// labyrinth_car
module labyrinth_car
(
	input  		 clk	,
	input  		 rst	,	 
	input  		 echoR,
	input  		 echoL,
	input  		 echoM,
	output 		 trigR,	 
	output 		 trigL,
	output 		 trigM,
	output 		 Tx	,
	output [3:0] motors_PWM,
	output 		 led,
	output 		 buzzer
);
wire [ 7:0] dataTransmit;
wire 			TxEnable 	;
wire [11:0] distanceR	;
wire [11:0] distanceL	;
wire [11:0] distanceM	;
wire 			endR 			;
wire 			endL			;
wire 			endM			;
wire [27:0]	duty			;
UART_Tx UART_Transmitter(
	.i_Clock(clk)        	,
	.i_Reset(rst)        	,
	.i_TX_DV(TxEnable)     	,
	.i_TX_Byte(dataTransmit),
	.o_TX_Serial(Tx) 		,
	.o_TX_Done()
);
algoritamKretanja AK
(
	.clk(clk)		,
	.rst(rst)		,
	.USR(distanceR),
	.USL(distanceL),
	.USM(distanceM),
	.endR(endR)		,
	.endL(endL)		,
	.endM(endM)		,
	.TxEnable(TxEnable)	,
	.TxData(dataTransmit),
	.duty(duty),
	.led(led),
	.buzzer(buzzer)
);
hcsr04 UltrasonicR
(
	.clk(clk)		,
	.rst(rst)		,
	.echoPin(echoR),
	.trigPin(trigR),
	.o_distance(distanceR),
	.M_end(endR)
);
hcsr04 UltrasonicL
(
	.clk(clk)		,
	.rst(rst)		,
	.echoPin(echoL),
	.trigPin(trigL),
	.o_distance(distanceL),
	.M_end(endL)
);
hcsr04 UltrasonicM
(
	.clk(clk)		,
	.rst(rst)		,
	.echoPin(echoM),
	.trigPin(trigM),
	.o_distance(distanceM),
	.M_end(endM)
);
PWM_generator PWM
(
	.clk(clk)	,
	.rst(rst)	,
	.duty(duty)	,
	.IN(motors_PWM)
);
endmodule
For scale: ~320 flip-flops, ~15 I/O pins, roughly 20000 sq um of cells after synthesis.
make LEC_CHECK=0 CAP_MARGIN=20 CELL_PAD_IN_SITES_DETAIL_PLACEMENT=1 CELL_PAD_IN_SITES_GLOBAL_PLACEMENT=1 CORE_MARGIN=2 CORE_UTILIZATION=25 CTS_CLUSTER_DIAMETER=46 CTS_CLUSTER_SIZE=73 MIN_ROUTING_LAYER=met1 PLACE_DENSITY=0.52 SLEW_MARGIN=25 finish   # period 3.47 ns
run.sh (not shown) runs the stock make flow with config.mk's settings and CLKGATE_MAP_FILE=.
The starting point reached the layout checks and failed them: negative setup slack.
Then changed:
CELL_PAD_IN_SITES_DETAIL_PLACEMENT = not set   (was 1)
CELL_PAD_IN_SITES_GLOBAL_PLACEMENT = not set   (was 1)
CORE_UTILIZATION = 40   (was 25)
CTS_CLUSTER_DIAMETER = not set   (was 46)
CTS_CLUSTER_SIZE = not set   (was 73)
MIN_ROUTING_LAYER = not set   (was met1)
PLACE_DENSITY = not set   (was 0.52)
SLEW_MARGIN = 20   (was 25)
clock period = 10.0 ns   (was 3.47 ns; I/O delays follow)
What happened: The changed run finished with timing, DRC and antenna clean. Total power decreases by 72%. First-iteration DRC count grows by 86%. Worst setup slack gets better by 6100 ps. Worst hold slack is better by 7.7 ps. Die size went down by 37%. Cell count is lower by 16%. Global-route usage came out higher by 3.9 points. Via count fell by 5.9%.

Starting RTL as in the previous note.
make LEC_CHECK=0 ABC_AREA=1 CAP_MARGIN=35 CELL_PAD_IN_SITES_DETAIL_PLACEMENT=2 CELL_PAD_IN_SITES_GLOBAL_PLACEMENT=2 CORE_ASPECT_RATIO=1.63 CORE_MARGIN=7 CORE_UTILIZATION=50 GPL_ROUTABILITY_DRIVEN=1 GPL_TIMING_DRIVEN=0 PLACE_DENSITY_LB_ADDON=0.25 SLEW_MARGIN=20 finish   # period 10.0 ns
The starting point ended with an error in 3_1_place_gp_skip_io (FLW-0024).
Edit:
- CAP_MARGIN: 35 -> 10
- CELL_PAD_IN_SITES_DETAIL_PLACEMENT: 2 -> default
- CELL_PAD_IN_SITES_GLOBAL_PLACEMENT: 2 -> default
- CORE_ASPECT_RATIO: 1.63 -> 0.79
- CORE_MARGIN: 7 -> 10
- CORE_UTILIZATION: 50 -> 40
- GPL_ROUTABILITY_DRIVEN: 1 -> 0
- MAX_ROUTING_LAYER: default -> met4
- PLACE_DENSITY_LB_ADDON: 0.25 -> default
The changed run passed the timing, DRC and antenna checks.
Die area grows by 29%.
Synthesized area is unchanged.
Synthesized cell count stays the same.
Power and IR drop assume default switching activity.
